Design mac_demo, start of the top module:
module mac_demo(input    clk, 
           input    reset, 
           input    ena,
   	   input    signed [16-1 : 0] k,
           input    signed [16-1 : 0] x,   
           output   signed [2 * 16 - 1 : 0] acc_out
          ) ;
           wire     signed [2 * 16 - 1 : 0] p ;
           wire     signed [2 * 16 - 1 : 0] acc_in ;
   multiplier  #(.width(16)) mult_0(.multiplicand(k),
                                          .multiplier(x),
                       			  .product(p)
                			  ) ;
   adder     #(.width(2*16)) add_0(.a(p),
                			 .b(acc_out),
                			 .sum(acc_in)
               				) ;
   accumulator  #(.width(2*16))  acc_0(.clk(clk),
                   			     .reset(reset),
                   			     .ena(ena),
                   			     .acc_in(acc_in),
                   			     .acc_out(acc_out)
                   			) ;
endmodule
Size: ~1300 cells after synthesis, ~32 flip-flops, about 67 I/O pins, about 0.012 mm² of cells after synthesis.
clock: 6.52 ns
lec_check: 0
cap_margin: 20
core_margin: 2
core_utilization: 72
cts_cluster_size: 79
hold_slack_margin: -0.09
place_density_lb_addon: 0.29
slew_margin: 20
tns_end_percent: 5
run.sh (not shown) runs the stock make flow with config.mk's settings and CLKGATE_MAP_FILE=.
The first run reached the layout checks and failed them: setup timing.
Rerun with:
--- a/flow/config.mk
+++ b/flow/config.mk
@@ -8,8 +8,4 @@
 export CAP_MARGIN = 20
 export CORE_MARGIN = 2
-export CORE_UTILIZATION = 72
-export CTS_CLUSTER_SIZE = 79
-export HOLD_SLACK_MARGIN = -0.09
-export PLACE_DENSITY_LB_ADDON = 0.29
+export CORE_UTILIZATION = 46
 export SLEW_MARGIN = 20
-export TNS_END_PERCENT = 5
==> flow/constraint.sdc (replaced) <==
create_clock -name core_clock -period 6.89 [get_ports {clk}]
set_input_delay 1.3780 -clock core_clock [delete_from_list [all_inputs] [get_ports {clk}]]
set_output_delay 1.3780 -clock core_clock [all_outputs]
set_load 0.01 [all_outputs]
The changed run reached the layout checks and failed them: setup timing; synthesized cell count is unchanged; non-clock buffer count rose by 11; setup slack gets better by 1200 ps; cell area is higher by 1.0%; final cell count climbs by 7.2%; wire length drops by 37%.

* * *

mac_demo again, from the RTL that the note above started with.
==> flow/config.mk <==
export PLATFORM = sky130hd
export DESIGN_NAME = mac_demo
export DESIGN_NICKNAME = mac_demo
export VERILOG_FILES = /design/flow/design.v
export SDC_FILE = /design/flow/constraint.sdc
export NUM_CORES = 4
export LEC_CHECK = 0
export CAP_MARGIN = 20
export CORE_MARGIN = 2
export CORE_UTILIZATION = 72
export CTS_CLUSTER_DIAMETER = 393
export CTS_CLUSTER_SIZE = 95
export PLACE_DENSITY = 0.36
export SLEW_MARGIN = 20
==> flow/constraint.sdc <==
create_clock -name core_clock -period 5.93 [get_ports {clk}]
set_input_delay 1.1860 -clock core_clock [delete_from_list [all_inputs] [get_ports {clk}]]
set_output_delay 1.1860 -clock core_clock [all_outputs]
set_load 0.01 [all_outputs]
The starting point produced a layout that fails on negative setup slack.
Edit:
Settings changed: CORE_UTILIZATION 72 to 40, CTS_CLUSTER_DIAMETER 393 to default, CTS_CLUSTER_SIZE 95 to default, PLACE_DENSITY 0.36 to default.
Clock period 5.93 ns to 6.89 ns, I/O delays scaled along.
With this change the flow went through all stages and came out clean; non-clock buffer count falls by 7; clock skew decreases by 0.0037 ns; global-route usage fell by 20 points; sequential cell count does not change; worst setup slack gets better by 1.2 ns; sequential share of layout area stays flat.
Edit:
Settings changed: CORE_UTILIZATION 40 to 71, CTS_CLUSTER_DIAMETER from default to 39, CTS_CLUSTER_SIZE from default to 28.
Clock period 6.89 ns to 3.68 ns, I/O delays scaled along.
=> With this change the flow ended with an error in global routing (5_1_grt), error DPL-0038. Die area is lower by 43%. Area after synthesis is unchanged. Synthesized cell count is unchanged.

* * *

## v6
mac_demo again, from the RTL that the note above started with.
Settings: LEC_CHECK=0, ABC_AREA=0, CAP_MARGIN=15, CELL_PAD_IN_SITES_DETAIL_PLACEMENT=1, CELL_PAD_IN_SITES_GLOBAL_PLACEMENT=1, CORE_ASPECT_RATIO=1.03, CORE_MARGIN=3, CORE_UTILIZATION=40, CTS_CLUSTER_SIZE=18, GPL_ROUTABILITY_DRIVEN=0, GPL_TIMING_DRIVEN=0, MIN_ROUTING_LAYER=met2, SETUP_SLACK_MARGIN=-0.43, SLEW_MARGIN=25; clock period 4.82 ns.
Nothing crashed in v6 and all stages finished; the problem is that the final layout failed, the offending checks being setup timing.
Edits applied to the flow inputs when going from v6 to v7:
Settings: CORE_ASPECT_RATIO: 1.03 -> unset; GPL_TIMING_DRIVEN: 0 -> unset; CELL_PAD_IN_SITES_GLOBAL_PLACEMENT: 1 -> unset; CTS_CLUSTER_SIZE: 18 -> unset; CELL_PAD_IN_SITES_DETAIL_PLACEMENT: 1 -> unset; SETUP_SLACK_MARGIN: -0.43 -> unset; SLEW_MARGIN: 25 -> 20; CORE_UTILIZATION: 40 -> 63; GPL_ROUTABILITY_DRIVEN: 0 -> unset; TNS_END_PERCENT: unset -> 5; MIN_ROUTING_LAYER: met2 -> unset; CAP_MARGIN: 15 -> 20; ABC_AREA: 0 -> unset; CORE_MARGIN: 3 -> 9; the clock period (ns, I/O delays scaled along): 4.82 -> 7.0.
Both conditions hold for v7: the flow ran to the end and the final layout passed the timing, design-rule and antenna checks. Going from v6 to v7, critical path depth saw an increase, latest clock arrival within the worst-skew pair saw little to no change, share of the core filled by cells before placement saw an increase, area of the multi-input gates saw a decrease. Uppermost metal layer occupied by signal nets = met4: v7; uppermost metal layer occupied by signal nets = met5: v6. v7 reports a lower portion of the clock cycle consumed by the worst path in the final layout than v6 does.

* * *

The RTL this note starts from:
==> flow/design.v <==
module multiplier  #(parameter width = 16)
   ( input    signed  [width-1 : 0] multiplicand,
     input    signed  [width-1 : 0] multiplier,   
     output   signed  [2 * width - 1 : 0] product
   ) ;
   assign  product = multiplicand * multiplier ;
endmodule
module  adder  #(parameter width = 32)  
		( input   signed [width-1 : 0] a ,
		  input   signed [width-1 : 0] b , 
		  output  signed [width-1 : 0] sum
		) ;
    assign   sum = a + b ;
endmodule
module accumulator #(parameter width = 32) 
	(input    clk,
     	 input    ena,
         input    reset,
         input	  signed [width - 1 : 0] acc_in,
   	 output   reg signed [width - 1 : 0] acc_out
	) ;
   always @(posedge clk) begin
      if (reset)  acc_out <= 0 ;
      else if (ena) acc_out <= acc_in ;
   end
endmodule
module mac_demo(input    clk, 
           input    reset, 
           input    ena,
   	   input    signed [16-1 : 0] k,
           input    signed [16-1 : 0] x,   
           output   signed [2 * 16 - 1 : 0] acc_out
          ) ;
           wire     signed [2 * 16 - 1 : 0] p ;
           wire     signed [2 * 16 - 1 : 0] acc_in ;
   multiplier  #(.width(16)) mult_0(.multiplicand(k),
                                          .multiplier(x),
                       			  .product(p)
                			  ) ;
   adder     #(.width(2*16)) add_0(.a(p),
                			 .b(acc_out),
                			 .sum(acc_in)
               				) ;
   accumulator  #(.width(2*16))  acc_0(.clk(clk),
                   			     .reset(reset),
                   			     .ena(ena),
                   			     .acc_in(acc_in),
                   			     .acc_out(acc_out)
                   			) ;
endmodule
Settings: LEC_CHECK=0, CAP_MARGIN=20, CORE_ASPECT_RATIO=1.07, CORE_MARGIN=2, CORE_UTILIZATION=66, GPL_ROUTABILITY_DRIVEN=0, GPL_TIMING_DRIVEN=1, MAX_ROUTING_LAYER=met4, SLEW_MARGIN=35; clock period 6.16 ns.
The starting point finished with negative setup slack left.
Next try:
- CAP_MARGIN: 20 -> 0
- CORE_UTILIZATION: 66 -> 70
- CTS_CLUSTER_DIAMETER: unset -> 361
- SETUP_SLACK_MARGIN: unset -> -0.46
- clock period: 6.16 -> 4.78 ns (I/O delays scaled with it)
The changed run ran to the end with violations: negative setup slack.
Via count rose by 15%.
Setup slack is worse by 1600 ps.
First-iteration DRC count rose by 130%.
Wire length rose by 34%.
Synthesized area stays the same.
Utilization rose by 7.2 points.
Next try:
- CAP_MARGIN: 0 -> 20
- CORE_ASPECT_RATIO: 1.07 -> 1.56
- CORE_UTILIZATION: 70 -> 51
- CTS_CLUSTER_DIAMETER: 361 -> unset
- PLACE_DENSITY_LB_ADDON: unset -> 0.22
- SETUP_SLACK_MARGIN: -0.46 -> -0.19
- clock period: 4.78 -> 6.16 ns (I/O delays scaled with it)
The new run ran to the end with violations: negative setup slack.
Count of clock-buffer cells in the layout shrinks by 2.
Design area shrinks by a few percent.
Core utilization shrinks by 28 points.
Die size grows by well over a third.
Next try:
- CORE_ASPECT_RATIO: 1.56 -> 0.54
- CORE_UTILIZATION: 51 -> 39
- GPL_TIMING_DRIVEN: 1 -> 0
The changed run finished but failed the layout checks on negative setup slack.
Final area went down by 1.9%.
Setup slack gets worse by 17 ps.
First-iteration DRC count went up to 2.5 times its value.
Sequential share of layout area stays flat.
Non-clock buffer count went down by 95.
Flip-flop count does not change.
Critical path depth went up by 3.
Count of clock-buffer cells in the layout stays the same.
Final cell count went up by 1.8%.
Utilization went down by 16 points.

* * *

// mac_demo: RTL as listed in full above, without the edits since
Settings: LEC_CHECK=0, CAP_MARGIN=20, CORE_MARGIN=2, CORE_UTILIZATION=72, CTS_CLUSTER_DIAMETER=25, CTS_CLUSTER_SIZE=79, HOLD_SLACK_MARGIN=-0.1, PLACE_DENSITY=0.35, SLEW_MARGIN=20, TNS_END_PERCENT=40; clock period 6.52 ns.
The first run ran to the end with violations: setup timing.
Change:
Settings changed: CORE_UTILIZATION 72 to 40, CTS_CLUSTER_DIAMETER 25 to unset, CTS_CLUSTER_SIZE 79 to unset, HOLD_SLACK_MARGIN -0.1 to unset, PLACE_DENSITY 0.35 to unset, TNS_END_PERCENT 40 to unset.
Clock period 6.52 ns to 7.0 ns, I/O delays scaled along.
Outcome:
- The new run produced a clean layout
- worst setup slack gets better by 0.52 ns
- sequential share of layout area barely changes
- wire length goes down by 20%
- synthesized cell count stays the same
- design area goes down by 0.56%
- worst hold slack barely changes
Change:
Settings changed: ABC_AREA set to 1, CAP_MARGIN 20 to 15, CELL_PAD_IN_SITES_DETAIL_PLACEMENT set to 2, CELL_PAD_IN_SITES_GLOBAL_PLACEMENT set to 2, CORE_ASPECT_RATIO set to 0.86, CTS_CLUSTER_DIAMETER set to 289, CTS_CLUSTER_SIZE set to 36, MAX_ROUTING_LAYER set to met4, PLACE_DENSITY_LB_ADDON set to 0.1, SETUP_SLACK_MARGIN set to 1.95.
What happened:
- The new run failed in clock tree synthesis (4_1_cts), error DPL-0033
- synthesized area went up by a few percent
- die area went up by a few percent
- synthesized cell count went up by a quarter to a third
Change:
Settings changed: ABC_AREA 1 to unset, CAP_MARGIN 15 to 20, CELL_PAD_IN_SITES_DETAIL_PLACEMENT 2 to unset, CELL_PAD_IN_SITES_GLOBAL_PLACEMENT 2 to unset, CORE_ASPECT_RATIO 0.86 to 1.03, CTS_CLUSTER_DIAMETER 289 to unset, CTS_CLUSTER_SIZE 36 to unset, GPL_TIMING_DRIVEN set to 0, MAX_ROUTING_LAYER met4 to unset, PLACE_DENSITY_LB_ADDON 0.1 to unset, SETUP_SLACK_MARGIN 1.95 to unset.
Now the flow produced a clean layout.
Synthesized cell count shrinks by about 23%.
Area after synthesis shrinks by about 6.4%.
Die size shrinks by about 6%.
